==> inputs of trial 13 <==
==> flow/design.v (excerpt) <==
module serial
    (  
      input  clk  
    , input  reset  
    , input  enable  
    , input  can_send
    , input [7:0] data_in
    , input  in_stb
    , output wire [7:0] data_out
    , output wire  out_stb
    );
Settings: LEC_CHECK=0, CAP_MARGIN=20, CELL_PAD_IN_SITES_GLOBAL_PLACEMENT=0, CORE_ASPECT_RATIO=1.41, CORE_MARGIN=3, CORE_UTILIZATION=56, CTS_CLUSTER_SIZE=82, GPL_ROUTABILITY_DRIVEN=0, GPL_TIMING_DRIVEN=1, MAX_ROUTING_LAYER=met4, PLACE_DENSITY=0.67, SLEW_MARGIN=30, TNS_END_PERCENT=55; clock period 4.63 ns.
run.sh (not shown) runs the stock make flow with config.mk's settings and CLKGATE_MAP_FILE=.
==> inputs of build 97, as changes to trial 13 <==
==> flow/config.mk (replaced) <==
export PLATFORM = sky130hd
export DESIGN_NAME = serial
export DESIGN_NICKNAME = serial
export VERILOG_FILES = /design/flow/design.v
export SDC_FILE = /design/flow/constraint.sdc
export NUM_CORES = 4
export LEC_CHECK = 0
export CAP_MARGIN = 20
export CELL_PAD_IN_SITES_GLOBAL_PLACEMENT = 1
export CORE_ASPECT_RATIO = 1.41
export CORE_MARGIN = 2
export CORE_UTILIZATION = 63
export CTS_CLUSTER_DIAMETER = 97
export GPL_ROUTABILITY_DRIVEN = 1
export GPL_TIMING_DRIVEN = 1
export MAX_ROUTING_LAYER = met4
export SLEW_MARGIN = 20
export TNS_END_PERCENT = 85
==> flow/constraint.sdc (replaced) <==
create_clock -name core_clock -period 11.2 [get_ports {clk}]
set_input_delay 2.2400 -clock core_clock [delete_from_list [all_inputs] [get_ports {clk}]]
set_output_delay 2.2400 -clock core_clock [all_outputs]
set_load 0.01 [all_outputs]
==> flow_metrics.env <==
# implementation run metrics
export IMPL_status="finished with violations"
export IMPL_layout_nets=3174
export IMPL_timing_final_ws_setup_ps=-1060
export IMPL_worstReg2RegStart="maybeToBoola_c_ds_app_arg_0[6]$_DFFE_PP0P_"
export IMPL_path_class="reg2reg"
export IMPL_finalSetupViolCount=24
export IMPL_crit_family="adder cells"
export IMPL_violations="setup timing"
That was trial 13.
==> flow_metrics.env <==
# implementation run metrics
export IMPL_path_class="reg2out"
export IMPL_crit_family="AND-OR/OR-AND gates"
export IMPL_synth_distinct_cells=76
export IMPL_layout_nets=2943
export IMPL_finalSetupViolCount=0
export IMPL_worstReg2RegStart="maybeToBoola_c_ds_app_arg_0[7]$_DFFE_PP0P_"
export IMPL_timing_final_ws_setup_ps=3930
export IMPL_status="complete, no violations"
export IMPL_worstSetupEndpointType="output pin"
That was build 97.

---

==> run a: inputs <==
==> flow/design.v <==
`timescale 100fs/100fs
module serial
    (  
      input  clk  
    , input  reset  
    , input  enable  
    , input  can_send
    , input [7:0] data_in
    , input  in_stb
    , output wire [7:0] data_out
    , output wire  out_stb
    );
  wire [8:0] c_ds_app_arg;
  wire  c_ds_app_arg_0;
  reg [5:0] maybeToBoola_c_ds_app_arg;
  wire [7:0] c_ds_app_arg_1;
  wire [6:0] result_0;
  wire [7:0] a;
  wire [12:0] result_1;
  reg [6:0] result_2;
  wire [6:0] c_case_alt;
  reg [6:0] c_case_alt_0;
  wire [1:0] dir;
  wire [6:0] c_case_alt_1;
  wire [6:0] c_case_alt_2;
  wire [6:0] c_case_alt_3;
  wire [3:0] a1;
  reg [4:0] inp_n;
  wire signed [63:0] c_inp_n_app_arg;
  reg [5:0] c_app_arg;
  wire [5:0] c_case_alt_4;
  reg [5:0] c_case_alt_5;
  reg [5:0] c_case_alt_6;
  wire [0:0] ctr;
  wire [1:0] ctr_0;
  wire [2:0] ctr_1;
  reg [5:0] result_3;
  reg [5:0] c_case_alt_7;
  reg [5:0] c_case_alt_8;
  reg [5:0] c_case_alt_9;
  wire [20:0] c_case_scrut;
  wire signed [63:0] wild;
  wire signed [63:0] c_wild_app_arg;
  wire  c_ds_app_arg_2;
  reg [31:0] maybeToBoola_c_ds_app_arg_0;
  wire [5:0] c_ds_app_arg_3;
  wire [32:0] result_4;
  wire [5:0] a_0;
  wire signed [63:0] c_r_app_arg;
  wire [15:0] result_5;
  wire signed [63:0] c_ds1_app_arg;
  wire [16:0] r;
  wire [15:0] result_6;
  wire signed [63:0] c_r_app_arg_0;
  wire [15:0] result_7;
  reg [32:0] c_app_arg_0;
  wire [64:0] result_8;
  wire [15:0] x;
  wire [15:0] y;
  wire [3:0] n;
  wire [3:0] n_0;
  wire [3:0] n_1;
  reg [31:0] ds1;
  wire [16:0] r_0;
  wire [16:0] r_1;
  reg [36:0] maybeToBoola_c_ds_app_arg_1;
  wire [8:0] result_9;
  wire [45:0] c_case_alt_10;
  wire [8:0] c_app_arg_1;
  wire [8:0] c_case_alt_11;
  wire [7:0] result_10;
  wire signed [63:0] c_app_arg_2;
  wire signed [63:0] c_app_arg_3;
  wire [31:0] a_1;
  wire [3:0] c_app_arg_4;
  wire [4:0] z;
  wire [3:0] result_11;
  wire [3:0] digitIdx;
  wire [32:0] c_app_arg_5;
  wire [31:0] n_2;
  wire [32:0] number;
  reg [265:0] maybeToBoola_c_ds_app_arg_2;
  wire [8:0] result_12;
  wire signed [63:0] c_wild3_app_arg;
  wire [255:0] result_13;
  wire [255:0] c_app_arg_6;
  wire [4:0] c_app_arg_7;
  wire [4:0] c_app_arg_8;
  wire signed [63:0] c_wild3_app_arg_0;
  wire [7:0] result_14;
  wire [8:0] c_app_arg_9;
  wire [274:0] result_15;
  wire  canSend;
  wire [7:0] a_2;
  wire signed [63:0] wild3;
  wire signed [63:0] wild3_0;
  wire  doSend;
  wire [4:0] readPointer1;
  wire [4:0] writePointer1;
  wire [255:0] memory1;
  wire [7:0] a1_0;
  wire [9:0] eta;
  wire [7:0] c_bv;
  wire signed [63:0] result_selection_res;
  wire [0:0] c_case_alt_selection_9;
  wire [16:0] c_bv_0;
  wire [16:0] c_bv_1;
  wire [16:0] c_bv_2;
  wire [31:0] c_i_29;
  wire [31:0] c_i_31;
  wire [8:0] result;
  assign eta = {can_send,   data_in,   in_stb};
  assign c_ds_app_arg = eta[0:0] ? {1'b1,eta[8:1]} : {1'b0,8'bxxxxxxxx};
  assign c_ds_app_arg_0 = c_ds_app_arg[8:8] ? 1'b1 : 1'b0;
  always @(posedge clk or  posedge  reset) begin : maybeToBoola_c_ds_app_arg_register
    if ( reset) begin
      maybeToBoola_c_ds_app_arg <= {3'b000,1'd1,2'bxx};
    end else if (c_ds_app_arg_0) begin
      maybeToBoola_c_ds_app_arg <= result_1[12:7];
    end
  end
  assign c_ds_app_arg_1 = c_ds_app_arg[8:8] ? a : 8'b00000111;
  assign result_0 = result_1[6:0];
  assign a = c_ds_app_arg[7:0];
  assign result_1 = {c_app_arg,   result_2};
  always @(*) begin
    case(maybeToBoola_c_ds_app_arg[5:3])
      3'b100 : result_2 = c_case_alt_0;
      3'b101 : result_2 = c_case_alt;
      default : result_2 = {1'b0,6'bxxxxxx};
    endcase
  end
  assign c_case_alt = inp_n[4:4] ? {1'b1,{2'b11,4'bxxxx}} : {1'b0,6'bxxxxxx};
  always @(*) begin
    case(dir)
      2'b00 : c_case_alt_0 = c_case_alt_3;
      2'b01 : c_case_alt_0 = c_case_alt_2;
      default : c_case_alt_0 = c_case_alt_1;
    endcase
  end
  assign dir = maybeToBoola_c_ds_app_arg[2:1];
  assign c_case_alt_1 = inp_n[4:4] ? {1'b1,{2'b10,a1}} : {1'b0,6'bxxxxxx};
  assign c_case_alt_2 = inp_n[4:4] ? {1'b1,{2'b01,a1}} : {1'b0,6'bxxxxxx};
  assign c_case_alt_3 = inp_n[4:4] ? {1'b1,{2'b00,a1}} : {1'b0,6'bxxxxxx};
  assign a1 = inp_n[3:0];
  always @(*) begin
    case(c_ds_app_arg_1)
      8'b00000111 : inp_n = {1'b0,4'bxxxx};
      default : inp_n = {1'b1,$unsigned(c_inp_n_app_arg[0+:4])};
    endcase
  end
  assign c_bv = (c_ds_app_arg_1 & 8'b00001111);
  assign c_inp_n_app_arg = $unsigned({{(64-8) {1'b0}},c_bv});
  always @(*) begin
    case(maybeToBoola_c_ds_app_arg[5:3])
      3'b000 : c_app_arg = result_3;
      3'b001 : c_app_arg = c_case_alt_6;
      3'b010 : c_app_arg = c_case_alt_5;
      3'b011 : c_app_arg = c_case_alt_4;
      3'b100 : c_app_arg = {3'b000,1'd0,2'bxx};
      3'b101 : c_app_arg = {3'b110,3'bxxx};
      default : c_app_arg = {3'b110,3'bxxx};
    endcase
  end
  assign c_case_alt_4 = ctr ? {3'b011,ctr - 1'd1,2'bxx} : {3'b100,2'd1,1'bx};
  always @(*) begin
    case(ctr_0)
      2'd0 : c_case_alt_5 = {3'b100,2'd2,1'bx};
      default : c_case_alt_5 = {3'b010,ctr_0 - 2'd1,1'bx};
    endcase
  end
  always @(*) begin
    case(ctr_1)
      3'd0 : c_case_alt_6 = {3'b100,2'd0,1'bx};
      default : c_case_alt_6 = {3'b001,ctr_1 - 3'd1};
    endcase
  end
  assign ctr = maybeToBoola_c_ds_app_arg[2:2];
  assign ctr_0 = maybeToBoola_c_ds_app_arg[2:1];
  assign ctr_1 = maybeToBoola_c_ds_app_arg[2:0];
  assign result_selection_res = (($unsigned(wild)) <= 64'd1114111) ? 64'sd1 : 64'sd0;
  always @(*) begin
    case(result_selection_res)
      64'sd1 : result_3 = c_case_alt_7;
      default : result_3 = {6 {1'bx}};
    endcase
  end
  assign c_case_alt_selection_9 = maybeToBoola_c_ds_app_arg[2:2];
  always @(*) begin
    case(c_case_alt_selection_9)
      1'd0 : c_case_alt_7 = c_case_alt_9;
      1'd1 : c_case_alt_7 = c_case_alt_8;
      default : c_case_alt_7 = {6 {1'bx}};
    endcase
  end
  always @(*) begin
    case(c_case_scrut)
      21'd10 : c_case_alt_8 = {3'b101,3'bxxx};
      21'd100 : c_case_alt_8 = {3'b010,2'd3,1'bx};
      21'd102 : c_case_alt_8 = {3'b001,3'd6};
      21'd117 : c_case_alt_8 = {3'b011,1'd1,2'bxx};
      default : c_case_alt_8 = {6 {1'bx}};
    endcase
  end
  always @(*) begin
    case(c_case_scrut)
      21'd10 : c_case_alt_9 = {3'b000,1'd1,2'bxx};
      default : c_case_alt_9 = {6 {1'bx}};
    endcase
  end
  assign c_case_scrut = $unsigned(wild[0+:21]);
  assign wild = $signed(c_wild_app_arg);
  assign c_wild_app_arg = $unsigned({{(64-8) {1'b0}},c_ds_app_arg_1});
  assign c_ds_app_arg_2 = result_0[6:6] ? 1'b1 : 1'b0;
  always @(posedge clk or  posedge  reset) begin : maybeToBoola_c_ds_app_arg_0_register
    if ( reset) begin
      maybeToBoola_c_ds_app_arg_0 <= {16'd0,   16'd0};
    end else if (c_ds_app_arg_2) begin
      maybeToBoola_c_ds_app_arg_0 <= result_8[64:33];
    end
  end
  assign c_ds_app_arg_3 = result_0[6:6] ? a_0 : {2'b00,4'd0};
  assign result_4 = result_8[32:0];
  assign a_0 = result_0[5:0];
  assign c_r_app_arg = $unsigned({{(64-4) {1'b0}},n});
  assign c_bv_0 = (r_0);
  assign result_5 = (( c_bv_0[17-1] ) == 1'b0) ? (r_0[0+:16]) : 16'd65535;
  assign c_ds1_app_arg = $unsigned({{(64-4) {1'b0}},n_1});
  assign r =  y - ($unsigned(c_ds1_app_arg[0+:16]));
  assign c_bv_1 = (r);
  assign result_6 = (( c_bv_1[17-1] ) == 1'b0) ? (r[0+:16]) : (16'd0);
  assign c_r_app_arg_0 = $unsigned({{(64-4) {1'b0}},n_0});
  assign c_bv_2 = (r_1);
  assign result_7 = (( c_bv_2[17-1] ) == 1'b0) ? (r_1[0+:16]) : 16'd65535;
  always @(*) begin
    case(c_ds_app_arg_3[5:4])
      2'b11 : c_app_arg_0 = {1'b1,({{(32-16) {1'b0}},x}) * ({{(32-16) {1'b0}},y})};
      default : c_app_arg_0 = {1'b0,32'bxxxxxxxxxxxxxxxxxxxxxxxxxxxxxxxx};
    endcase
  end
  assign result_8 = {{ds1[31:16],   ds1[15:0]},
                     c_app_arg_0};
  assign x = maybeToBoola_c_ds_app_arg_0[31:16];
  assign y = maybeToBoola_c_ds_app_arg_0[15:0];
  assign n = c_ds_app_arg_3[3:0];
  assign n_0 = c_ds_app_arg_3[3:0];
  assign n_1 = c_ds_app_arg_3[3:0];
  always @(*) begin
    case(c_ds_app_arg_3[5:4])
      2'b00 : ds1 = {result_5,   y};
      2'b01 : ds1 = {x,   result_6};
      2'b10 : ds1 = {x,   result_7};
      default : ds1 = maybeToBoola_c_ds_app_arg_0;
    endcase
  end
  assign r_0 = x + ($unsigned(c_r_app_arg[0+:16]));
  assign r_1 = y + ($unsigned(c_r_app_arg_0[0+:16]));
  always @(posedge clk or  posedge  reset) begin : maybeToBoola_c_ds_app_arg_1_register
    if ( reset) begin
      maybeToBoola_c_ds_app_arg_1 <= {{1'b0,32'bxxxxxxxxxxxxxxxxxxxxxxxxxxxxxxxx},   4'd0};
    end else if (enable) begin
      maybeToBoola_c_ds_app_arg_1 <= c_case_alt_10[45:9];
    end
  end
  assign result_9 = c_case_alt_10[8:0];
  assign c_case_alt_10 = {{c_app_arg_5,
                           c_app_arg_4},   c_app_arg_1};
  assign c_app_arg_1 = (digitIdx < 4'd8) ? c_case_alt_11 : {1'b0,8'bxxxxxxxx};
  assign c_case_alt_11 = number[32:32] ? {1'b1,result_10} : {1'b0,8'bxxxxxxxx};
  assign result_10 = (a_1 <= 32'd9) ? ($unsigned(c_app_arg_2[0+:8])) : ($unsigned(c_app_arg_3[0+:8]));
  assign c_i_29 = (32'd48 | a_1);
  assign c_app_arg_2 = $unsigned({{(64-32) {1'b0}},c_i_29});
  assign c_i_31 = (a_1 + 32'd87);
  assign c_app_arg_3 = $unsigned({{(64-32) {1'b0}},c_i_31});
  assign a_1 = n_2 >> (64'sd28);
  assign c_app_arg_4 = number[32:32] ? result_11 : 4'd0;
  assign z = digitIdx + 4'd1;
  assign result_11 = (z > 5'd8) ? 4'd8 : (z[0+:4]);
  assign digitIdx = maybeToBoola_c_ds_app_arg_1[3:0];
  assign c_app_arg_5 = number[32:32] ? {1'b1,n_2 << (64'sd4)} : result_4;
  assign n_2 = number[31:0];
  assign number = maybeToBoola_c_ds_app_arg_1[36:4];
  always @(posedge clk or  posedge  reset) begin : maybeToBoola_c_ds_app_arg_2_register
    if ( reset) begin
      maybeToBoola_c_ds_app_arg_2 <= {{8'b00000001,   8'b00000001,   8'b00000001,   8'b00000001,   8'b00000001,
    8'b00000001,   8'b00000001,   8'b00000001,   8'b00000001,   8'b00000001,
    8'b00000001,   8'b00000001,   8'b00000001,   8'b00000001,   8'b00000001,
    8'b00000001,   8'b00000001,   8'b00000001,   8'b00000001,   8'b00000001,
    8'b00000001,   8'b00000001,   8'b00000001,   8'b00000001,   8'b00000001,
    8'b00000001,   8'b00000001,   8'b00000001,   8'b00000001,   8'b00000001,
    8'b00000001,   8'b00000001},   5'd0,   5'd0};
    end else if (enable) begin
      maybeToBoola_c_ds_app_arg_2 <= result_15[274:9];
    end
  end
  assign result_12 = result_15[8:0];
  assign c_wild3_app_arg = $unsigned({{(64-5) {1'b0}},writePointer1});
  genvar i;
  generate
  for (i=0;i<32;i=i+1) begin : vector_replace
    assign result_13[(31-i)*8+:8] = (wild3) == i ? a_2 : memory1[(31-i)*8+:8];
  end
  endgenerate
  assign c_app_arg_6 = result_9[8:8] ? result_13 : memory1;
  assign c_app_arg_7 = result_9[8:8] ? (writePointer1 + 5'd1) : writePointer1;
  assign c_app_arg_8 = doSend ? (readPointer1 + 5'd1) : readPointer1;
  assign c_wild3_app_arg_0 = $unsigned({{(64-5) {1'b0}},readPointer1});
  wire [7:0] vecArray [0:32-1];
  genvar i_0;
  generate
  for (i_0=0; i_0 < 32; i_0=i_0+1) begin : mk_array
    assign vecArray[(32-1)-i_0] = memory1[i_0*8+:8];
  end
  endgenerate
  assign result_14 = vecArray[(wild3_0)];
  assign c_app_arg_9 = doSend ? {1'b1,result_14} : {1'b0,8'bxxxxxxxx};
  assign result_15 = {{c_app_arg_6,
                       c_app_arg_7,   c_app_arg_8},   c_app_arg_9};
  assign canSend = eta[9:9];
  assign a_2 = result_9[7:0];
  assign wild3 = $signed(c_wild3_app_arg);
  assign wild3_0 = $signed(c_wild3_app_arg_0);
  assign doSend = canSend ? (writePointer1 > readPointer1) : 1'b0;
  assign readPointer1 = maybeToBoola_c_ds_app_arg_2[4:0];
  assign writePointer1 = maybeToBoola_c_ds_app_arg_2[9:5];
  assign memory1 = maybeToBoola_c_ds_app_arg_2[265:10];
  assign result = result_12[8:8] ? {a1_0,
                                    1'b1} : {{8 {1'bx}},   1'b0};
  assign a1_0 = result_12[7:0];
  assign data_out = result[8:1];
  assign out_stb = result[0:0];
endmodule
==> flow/run.sh <==
#!/bin/bash
# the make line also repeats each setting of config.mk as NAME=value (left out here)
make -C /OpenROAD-flow-scripts/flow DESIGN_CONFIG=/design/flow/config.mk WORK_HOME=/design/flow/orfs CLKGATE_MAP_FILE= finish
==> flow/config.mk <==
export PLATFORM = sky130hd
export DESIGN_NAME = serial
export DESIGN_NICKNAME = serial
export VERILOG_FILES = /design/flow/design.v
export SDC_FILE = /design/flow/constraint.sdc
export NUM_CORES = 4
export LEC_CHECK = 0
export CAP_MARGIN = 20
export CORE_MARGIN = 2
export CORE_UTILIZATION = 40
export CTS_CLUSTER_SIZE = 62
export GPL_ROUTABILITY_DRIVEN = 1
export MAX_ROUTING_LAYER = met4
export MIN_ROUTING_LAYER = met2
export PLACE_DENSITY = 0.76
export SETUP_SLACK_MARGIN = 2.19
export SLEW_MARGIN = 20
export TNS_END_PERCENT = 40
==> flow/constraint.sdc <==
create_clock -name core_clock -period 10.0 [get_ports {clk}]
set_input_delay 2.0000 -clock core_clock [delete_from_list [all_inputs] [get_ports {clk}]]
set_output_delay 2.0000 -clock core_clock [all_outputs]
set_load 0.01 [all_outputs]
==> inputs of run b, as changes to run a <==
CORE_UTILIZATION = 65   (was 40)
CTS_CLUSTER_SIZE = not set   (was 62)
GPL_ROUTABILITY_DRIVEN = not set   (was 1)
MAX_ROUTING_LAYER = not set   (was met4)
MIN_ROUTING_LAYER = not set   (was met2)
PLACE_DENSITY = not set   (was 0.76)
SETUP_SLACK_MARGIN = not set   (was 2.19)
TNS_END_PERCENT = not set   (was 40)
==> flow/constraint.sdc (replaced) <==
create_clock -name core_clock -period 7.85 [get_ports {clk}]
set_input_delay 1.5700 -clock core_clock [delete_from_list [all_inputs] [get_ports {clk}]]
set_output_delay 1.5700 -clock core_clock [all_outputs]
set_load 0.01 [all_outputs]
==> results.txt <==
fresh numbers from the pnr run: first-pass GRT wire length 110 mm, switching fraction of total power 41.9%, status timing/DRC/antenna clean, CP Data Arrival Time 5.14 ns, WHS Endpoint maybeToBoola_c_ds_app_arg_2[36], fraction of area in registers 30.1%, slowest stage delay, CP 0.79 ns
Source of the figures above: run a

==> results.txt <==
fresh numbers from the pnr run: status timing/DRC/antenna clean, WHS Endpoint maybeToBoola_c_ds_app_arg_2[38], switching fraction of total power about two fifths, post-synth top area cell dfrtp_1, Worst Max-Slew Pin Slew 1.15 ns, xor+xnor area frac 1.52%, slowest stage delay, CP 0.95 ns, first-pass GRT wire length 107 mm, fraction of area in registers 30.4%, Compound Share, Synth 15.7%, Power Total 0.00507 W, clock-cell share of area 4.50%, CP Data Arrival Time 7.07 ns, Reg-to-Reg End maybeToBoola_c_ds_app_arg_1[31]
Source of the figures above: run b

Power and IR drop assume default switching activity.
